==> inputs of run a <==
// axis_gain_wrapper
module axis_gain_wrapper #(
    parameter integer C_S_AXI_DATA_WIDTH = 32,
    parameter integer C_S_AXI_ADDR_WIDTH = 4,
    parameter integer AUDIO_WIDTH        = 16,
    parameter integer GAIN_FBITS         = 12
)(
    input  wire aclk,
    input  wire aresetn,
    input  wire [31:0] s_axis_tdata,
    input  wire        s_axis_tlast,
    input  wire        s_axis_tvalid,
    output wire        s_axis_tready,
    output wire [31:0] m_axis_tdata,
    output wire        m_axis_tlast,
    output wire        m_axis_tvalid,
    input  wire        m_axis_tready,
    input  wire [C_S_AXI_ADDR_WIDTH-1:0] s_axi_awaddr,
    input  wire                          s_axi_awvalid,
    output reg                           s_axi_awready,
    input  wire [C_S_AXI_DATA_WIDTH-1:0] s_axi_wdata,
    input  wire [3:0]                    s_axi_wstrb,
    input  wire                          s_axi_wvalid,
  ...
clock: 8.77 ns
lec_check: 0
abc_area: 1
cap_margin: 30
core_aspect_ratio: 1.76
core_margin: 2
core_utilization: 72
cts_cluster_diameter: 319
cts_cluster_size: 44
place_density_lb_addon: 0.06
setup_slack_margin: 2.58
slew_margin: 20
tns_end_percent: 95
run.sh (not shown) runs the stock make flow with config.mk's settings and CLKGATE_MAP_FILE=.
==> run b (differences from run a) <==
==> flow/config.mk (replaced) <==
export PLATFORM = sky130hd
export DESIGN_NAME = axis_gain_wrapper
export DESIGN_NICKNAME = axis_gain_wrapper
export VERILOG_FILES = /design/flow/design.v
export SDC_FILE = /design/flow/constraint.sdc
export NUM_CORES = 4
export LEC_CHECK = 0
export CAP_MARGIN = 20
export CORE_MARGIN = 2
export CORE_UTILIZATION = 57
export SLEW_MARGIN = 20
==> flow/constraint.sdc (replaced) <==
create_clock -name core_clock -period 4.34 [get_ports {aclk}]
set_input_delay 0.8680 -clock core_clock [delete_from_list [all_inputs] [get_ports {aclk}]]
set_output_delay 0.8680 -clock core_clock [all_outputs]
set_load 0.01 [all_outputs]
==> comparison table <==
| item | run a | run b |
|---|---|---|
| Routed met1 length | 29150 µm | 30420 µm |
| Number of nets in the finished design | 4723 | 4232 |
| Critical-path maximum fanout | 14 | 7 |
| Routed wl met3 | 14210 µm | 4504 µm |
| Number of search-and-repair iterations in the first detailed-routing pass | 13 | 7 |
| OpenROAD warning count | 37 | 39 |
| Buffer count excluding the clock tree in the final layout | 355 | 610 |
| Result of the run | finished clean | complete, but fails checks |
| Layout check failures | - | setup timing |
| Hold WS | 0.4598 ns | 0.4508 ns |
| Sequential cell fraction of total power | 0.160 | 0.234 |
| Non-clock buffering overhead in the final layout | 0.1062 | 0.1666 |
| Die Ht | 264.1 µm | 218.0 µm |
| Sequential-to-total area share from yosys stat | 0.1200 | 0.1273 |
| Switching power share of the total | 0.5023 | 0.3987 |
| Area growth syn-to-layout | 22.16% | 29.30% |
| Worst setup slack after layout | 1.211 ns | -2.269 ns |
| Detailed-route via count | 28500 | 22000 |
| Placement row count | 95 | 78 |
| Post-synthesis adder-cell area fraction | 0.4485 | 0.4755 |
| Max-slew headroom at the worst pin | 0.1040 | 0.2434 |
| Mapped Avg Cell Area | 7.341 µm² | 8.699 µm² |

==> run X: inputs <==
==> flow/design.v <==
`timescale 1ns / 1ps
module gain_core #(
    parameter integer DWIDTH = 16,  
    parameter integer GWIDTH = 16,  
    parameter integer FBITS  = 12   
)(
    input  wire                     clk,
    input  wire                     rst_n,      
    input  wire                     ce,         
    input  wire                     en,         
    input  wire signed [DWIDTH-1:0] data_i,     
    input  wire signed [GWIDTH-1:0] data_gain,  
    output reg  signed [DWIDTH-1:0] data_o      
);
    wire signed [DWIDTH+GWIDTH-1:0] mult_raw;
    wire signed [DWIDTH+GWIDTH-1:0] mult_rounded;
    wire signed [DWIDTH+GWIDTH-1-FBITS:0] mult_scaled;
    localparam signed [DWIDTH-1:0] MAX_VAL = {1'b0, {(DWIDTH-1){1'b1}}};  
    localparam signed [DWIDTH-1:0] MIN_VAL = {1'b1, {(DWIDTH-1){1'b0}}};  
    assign mult_raw = data_i * data_gain;
    assign mult_rounded = mult_raw + (1 << (FBITS-1));
    assign mult_scaled = mult_rounded >>> FBITS;
    always @(posedge clk) begin
        if (!rst_n) begin
            data_o <= 0;
        end else if (ce) begin
            if (!en) begin
                data_o <= data_i;
            end else begin
                if (mult_scaled > MAX_VAL) begin
                    data_o <= MAX_VAL;
                end else if (mult_scaled < MIN_VAL) begin
                    data_o <= MIN_VAL;
                end else begin
                    data_o <= mult_scaled[DWIDTH-1:0];
                end
            end
        end
    end
endmodule
`timescale 1ns / 1ps
module axis_gain_wrapper #(
    parameter integer C_S_AXI_DATA_WIDTH = 32,
    parameter integer C_S_AXI_ADDR_WIDTH = 4,
    parameter integer AUDIO_WIDTH        = 16,
    parameter integer GAIN_FBITS         = 12
)(
    input  wire aclk,
    input  wire aresetn,
    input  wire [31:0] s_axis_tdata,
    input  wire        s_axis_tlast,
    input  wire        s_axis_tvalid,
    output wire        s_axis_tready,
    output wire [31:0] m_axis_tdata,
    output wire        m_axis_tlast,
    output wire        m_axis_tvalid,
    input  wire        m_axis_tready,
    input  wire [C_S_AXI_ADDR_WIDTH-1:0] s_axi_awaddr,
    input  wire                          s_axi_awvalid,
    output reg                           s_axi_awready,
    input  wire [C_S_AXI_DATA_WIDTH-1:0] s_axi_wdata,
    input  wire [3:0]                    s_axi_wstrb,
    input  wire                          s_axi_wvalid,
    output reg                           s_axi_wready,
    output reg  [1:0]                    s_axi_bresp,
    output reg                           s_axi_bvalid,
    input  wire                          s_axi_bready,
    input  wire [C_S_AXI_ADDR_WIDTH-1:0] s_axi_araddr,
    input  wire                          s_axi_arvalid,
    output reg                           s_axi_arready,
    output reg  [C_S_AXI_DATA_WIDTH-1:0] s_axi_rdata,
    output reg  [1:0]                    s_axi_rresp,
    output reg                           s_axi_rvalid,
    input  wire                          s_axi_rready
);
    reg [31:0] reg_control;
    reg [31:0] reg_gain_l;
    reg [31:0] reg_gain_r;
    wire [1:0] addr_w = s_axi_awaddr[3:2];
    wire [1:0] addr_r = s_axi_araddr[3:2];
    always @(posedge aclk) begin
        if (!aresetn) begin
            s_axi_awready <= 1'b0;
            s_axi_wready  <= 1'b0;
            s_axi_bvalid  <= 1'b0;
            s_axi_bresp   <= 2'b00;
            reg_control <= 32'b0;
            reg_gain_l  <= 32'h0000_1000;  
            reg_gain_r  <= 32'h0000_1000;
        end else begin
            if (!s_axi_awready && s_axi_awvalid && s_axi_wvalid) begin
                s_axi_awready <= 1'b1;
                s_axi_wready  <= 1'b1;
                case (addr_w)
                    2'h0: reg_control <= s_axi_wdata;
                    2'h1: reg_gain_l  <= s_axi_wdata;
                    2'h2: reg_gain_r  <= s_axi_wdata;
                    default: ;
                endcase
            end else begin
                s_axi_awready <= 1'b0;
                s_axi_wready  <= 1'b0;
            end
            if (s_axi_awready && !s_axi_bvalid) begin
                s_axi_bvalid <= 1'b1;
                s_axi_bresp  <= 2'b00;
            end else if (s_axi_bready) begin
                s_axi_bvalid <= 1'b0;
            end
        end
    end
    always @(posedge aclk) begin
        if (!aresetn) begin
            s_axi_arready <= 1'b0;
            s_axi_rvalid  <= 1'b0;
            s_axi_rdata   <= 32'b0;
            s_axi_rresp   <= 2'b00;
        end else begin
            if (!s_axi_arready && s_axi_arvalid) begin
                s_axi_arready <= 1'b1;
                s_axi_rvalid  <= 1'b1;
                case (addr_r)
                    2'h0: s_axi_rdata <= reg_control;
                    2'h1: s_axi_rdata <= reg_gain_l;
                    2'h2: s_axi_rdata <= reg_gain_r;
                    default: s_axi_rdata <= 32'b0;
                endcase
            end else begin
                s_axi_arready <= 1'b0;
                if (s_axi_rvalid && s_axi_rready)
                    s_axi_rvalid <= 1'b0;
            end
        end
    end
    reg valid_d;
    reg last_d;
    wire stream_ready = m_axis_tready || !valid_d;
    assign s_axis_tready = stream_ready;
    assign m_axis_tvalid = valid_d;
    assign m_axis_tlast  = last_d;
    wire core_ce     = stream_ready;
    wire gain_enable = reg_control[0];
    gain_core #(
        .DWIDTH(AUDIO_WIDTH),
        .GWIDTH(16),
        .FBITS (GAIN_FBITS)
    ) u_gain_l (
        .clk       (aclk),
        .rst_n     (aresetn),
        .ce        (core_ce),
        .en        (gain_enable),
        .data_i    (s_axis_tdata[15:0]),
        .data_gain (reg_gain_l[15:0]),
        .data_o    (m_axis_tdata[15:0])
    );
    gain_core #(
        .DWIDTH(AUDIO_WIDTH),
        .GWIDTH(16),
        .FBITS (GAIN_FBITS)
    ) u_gain_r (
        .clk       (aclk),
        .rst_n     (aresetn),
        .ce        (core_ce),
        .en        (gain_enable),
        .data_i    (s_axis_tdata[31:16]),
        .data_gain (reg_gain_r[15:0]),
        .data_o    (m_axis_tdata[31:16])
    );
    always @(posedge aclk) begin
        if (!aresetn) begin
            valid_d <= 1'b0;
            last_d  <= 1'b0;
        end else if (stream_ready) begin
            valid_d <= s_axis_tvalid;
            last_d  <= s_axis_tlast;
        end
    end
endmodule
==> flow/run.sh <==
#!/bin/bash
# the make line also repeats each setting of config.mk as NAME=value (left out here)
make -C /OpenROAD-flow-scripts/flow DESIGN_CONFIG=/design/flow/config.mk WORK_HOME=/design/flow/orfs CLKGATE_MAP_FILE= finish
==> flow/config.mk <==
export PLATFORM = sky130hd
export DESIGN_NAME = axis_gain_wrapper
export DESIGN_NICKNAME = axis_gain_wrapper
export VERILOG_FILES = /design/flow/design.v
export SDC_FILE = /design/flow/constraint.sdc
export NUM_CORES = 4
export LEC_CHECK = 0
export CAP_MARGIN = 20
export CELL_PAD_IN_SITES_GLOBAL_PLACEMENT = 1
export CORE_ASPECT_RATIO = 1.92
export CORE_MARGIN = 2
export CORE_UTILIZATION = 46
export CTS_CLUSTER_SIZE = 73
export GPL_ROUTABILITY_DRIVEN = 0
export GPL_TIMING_DRIVEN = 1
export MIN_ROUTING_LAYER = met2
export PLACE_DENSITY_LB_ADDON = 0.04
export SLEW_MARGIN = 20
export TNS_END_PERCENT = 55
==> flow/constraint.sdc <==
create_clock -name core_clock -period 6.64 [get_ports {aclk}]
set_input_delay 1.3280 -clock core_clock [delete_from_list [all_inputs] [get_ports {aclk}]]
set_output_delay 1.3280 -clock core_clock [all_outputs]
set_load 0.01 [all_outputs]
==> inputs of run B, as changes to run X <==
Settings changed: ABC_AREA set to 1, CELL_PAD_IN_SITES_GLOBAL_PLACEMENT 1 to not set, CORE_ASPECT_RATIO 1.92 to not set, CORE_UTILIZATION 46 to 52, CTS_CLUSTER_DIAMETER set to 226, CTS_CLUSTER_SIZE 73 to 97, GPL_ROUTABILITY_DRIVEN 0 to not set, GPL_TIMING_DRIVEN 1 to not set, MIN_ROUTING_LAYER met2 to not set, PLACE_DENSITY_LB_ADDON 0.04 to not set, TNS_END_PERCENT 55 to not set.
==> flow/constraint.sdc (replaced) <==
create_clock -name core_clock -period 5.01 [get_ports {aclk}]
set_input_delay 1.0020 -clock core_clock [delete_from_list [all_inputs] [get_ports {aclk}]]
set_output_delay 1.0020 -clock core_clock [all_outputs]
set_load 0.01 [all_outputs]
==> inputs of run Z, as changes to run X <==
Settings changed: CELL_PAD_IN_SITES_GLOBAL_PLACEMENT 1 to not set, CORE_ASPECT_RATIO 1.92 to not set, CORE_UTILIZATION 46 to 14, CTS_CLUSTER_SIZE 73 to not set, GPL_ROUTABILITY_DRIVEN 0 to not set, GPL_TIMING_DRIVEN 1 to not set, MIN_ROUTING_LAYER met2 to not set, PLACE_DENSITY_LB_ADDON 0.04 to not set, TNS_END_PERCENT 55 to not set.
==> flow/constraint.sdc (replaced) <==
create_clock -name core_clock -period 8.85 [get_ports {aclk}]
set_input_delay 1.7700 -clock core_clock [delete_from_list [all_inputs] [get_ports {aclk}]]
set_output_delay 1.7700 -clock core_clock [all_outputs]
set_load 0.01 [all_outputs]
==> inputs of run F, as changes to run X <==
Settings changed: CELL_PAD_IN_SITES_GLOBAL_PLACEMENT 1 to not set, CORE_ASPECT_RATIO 1.92 to not set, CORE_UTILIZATION 46 to 40, CTS_CLUSTER_DIAMETER set to 358, CTS_CLUSTER_SIZE 73 to 78, GPL_ROUTABILITY_DRIVEN 0 to not set, GPL_TIMING_DRIVEN 1 to not set, MIN_ROUTING_LAYER met2 to not set, PLACE_DENSITY set to 0.37, PLACE_DENSITY_LB_ADDON 0.04 to not set, TNS_END_PERCENT 55 to not set.
==> flow/constraint.sdc (replaced) <==
create_clock -name core_clock -period 8.0 [get_ports {aclk}]
set_input_delay 1.6000 -clock core_clock [delete_from_list [all_inputs] [get_ports {aclk}]]
set_output_delay 1.6000 -clock core_clock [all_outputs]
set_load 0.01 [all_outputs]
==> notes <==
Of run Z and run F, run Z has the higher cell count (gap 36%, measured against run F). In count of clock-buffer cells in the layout, run X and run Z do not differ. Of run F and run B, run B has the higher sequential power (gap 38%, measured against run B). Run X finished with setup timing left. Run F finished with timing, DRC and antenna clean. Run Z completed without violations. Run B ran to the end with violations: setup timing. Utilization, highest first: run B, run X, run F, run Z. Against run Z, the critical path depth of run B is higher by 4. The highest sequential share of layout area belongs to run F, the lowest to run B.
==> figures <==
Worst min-delay path startpoint: run X u_gain_r.data_o[13]; run F u_gain_r.data_o[11]; run Z u_gain_r.data_o[14]; run B reg_gain_l[30]
Internal power: run X 2.75 mW; run F 2.07 mW; run Z 1.78 mW; run B 4.94 mW
Met2 usage: run X 63.4%; run F 44.5%; run Z 16.3%; run B 58.7%
Post-CTS resize count: run X 310; run F 0; run Z 0; run B 369
Die Y-Extent: run X 334 um; run F 260 um; run Z 436 um; run B 235 um
Clk latency late pin: run X 0.48 ns; run F 0.51 ns; run Z 0.48 ns; run B 0.48 ns
Hold WS: run X 0.448 ns; run F 0.453 ns; run Z 0.449 ns; run B 0.461 ns
Buffering stage count on the worst path with inverters included: run X 8; run F 9; run Z 5; run B 9
# diodes: run X 12; run F 0; run Z 7; run B 3
Status: run X failed layout checks; run F complete, no violations; run Z complete, no violations; run B failed layout checks
Reasons for failing layout checks: run X setup timing; run F -; run Z -; run B setup timing
Bufs w/o clock: run X 618; run F 436; run Z 315; run B 615
#MultiIn Comb: run X 2,093; run F 2,092; run Z 2,092; run B 2,469
Sequential-to-total area share from yosys stat: run X 12.7%; run F 12.7%; run Z 12.7%; run B 12.0%

==> v39 <==
RTL: the design.v shown in full above, as it stands there.
clock: 6.63 ns
lec_check: 0
cap_margin: 0
core_margin: 2
core_utilization: 72
cts_cluster_diameter: 40
setup_slack_margin: -0.44
slew_margin: 20
tns_end_percent: 95
==> inputs of v37, as changes to v39 <==
CTS_CLUSTER_DIAMETER = 230   (was 40)
CTS_CLUSTER_SIZE = 99   (was unset)
PLACE_DENSITY = 0.39   (was unset)
SETUP_SLACK_MARGIN = unset   (was -0.44)
TNS_END_PERCENT = unset   (was 95)
==> flow/constraint.sdc (replaced) <==
create_clock -name core_clock -period 8.85 [get_ports {aclk}]
set_input_delay 1.7700 -clock core_clock [delete_from_list [all_inputs] [get_ports {aclk}]]
set_output_delay 1.7700 -clock core_clock [all_outputs]
set_load 0.01 [all_outputs]
==> summary of the runs <==
Against v39, the worst setup slack of v37 is higher by 1200 ps. Against v37, the clock power of v39 is higher by about 34%. Between v37 and v39, the lower critical path depth is in v39 (gap 1). v37 ran to the end with no violations. v39 ran to the end with violations: negative setup slack. In v39 the register-to-register slack is worse than in v37, by 2200 ps. Die area is the same in v39 and v37. In v39 the sequential share of layout area is lower than in v37, by 1.0 points. Between v37 and v39, the lower non-clock buffer count is in v37 (gap 222). Against v39, the via count of v37 is lower by about 12%. Between v39 and v37, the lower final cell count is in v37 (gap about 6%, measured against v37).

==> inputs of 02-08 <==
Starts from the design.v that is shown in full above.
make LEC_CHECK=0 ABC_AREA=1 CAP_MARGIN=30 CORE_MARGIN=2 CORE_UTILIZATION=72 CTS_CLUSTER_DIAMETER=206 CTS_CLUSTER_SIZE=37 PLACE_DENSITY=0.64 SETUP_SLACK_MARGIN=-0.46 SLEW_MARGIN=20 TNS_END_PERCENT=100 finish   # period 6.14 ns
==> 08-27: changes against 02-08 <==
==> flow/config.mk (replaced) <==
export PLATFORM = sky130hd
export DESIGN_NAME = axis_gain_wrapper
export DESIGN_NICKNAME = axis_gain_wrapper
export VERILOG_FILES = /design/flow/design.v
export SDC_FILE = /design/flow/constraint.sdc
export NUM_CORES = 4
export LEC_CHECK = 0
export CAP_MARGIN = 20
export CORE_MARGIN = 2
export CORE_UTILIZATION = 40
export SLEW_MARGIN = 20
==> flow/constraint.sdc (replaced) <==
create_clock -name core_clock -period 7.82 [get_ports {aclk}]
set_input_delay 1.5640 -clock core_clock [delete_from_list [all_inputs] [get_ports {aclk}]]
set_output_delay 1.5640 -clock core_clock [all_outputs]
set_load 0.01 [all_outputs]
==> 02-05: changes against 02-08 <==
==> flow/config.mk (replaced) <==
export PLATFORM = sky130hd
export DESIGN_NAME = axis_gain_wrapper
export DESIGN_NICKNAME = axis_gain_wrapper
export VERILOG_FILES = /design/flow/design.v
export SDC_FILE = /design/flow/constraint.sdc
export NUM_CORES = 4
export LEC_CHECK = 0
export CAP_MARGIN = 20
export CORE_MARGIN = 2
export CORE_UTILIZATION = 61
export PLACE_DENSITY = 0.39
export SLEW_MARGIN = 20
==> flow/constraint.sdc (replaced) <==
create_clock -name core_clock -period 8.85 [get_ports {aclk}]
set_input_delay 1.7700 -clock core_clock [delete_from_list [all_inputs] [get_ports {aclk}]]
set_output_delay 1.7700 -clock core_clock [all_outputs]
set_load 0.01 [all_outputs]
==> comparison <==
- 08-27 ran to the end with no violations. 02-08 produced a layout that fails on setup timing. 02-05 completed with no timing, DRC or antenna violations.
- Critical path depth: 08-27 is lower than 02-05 (2).
- In 08-27 the cell count is higher than in 02-05, by 13%.
- Clock skew: 02-08 is lower than 02-05 (0.0020 ns).
- The highest wire length belongs to 02-08, the lowest to 02-05.
- In first-iteration DRC count, 02-08 is at 3.8 times the value of 08-27.
- Clock power, highest first: 02-08, 08-27, 02-05.
- In sequential cell count, 02-05 and 02-08 do not differ.
Power is estimated from default activity; no workload was simulated.
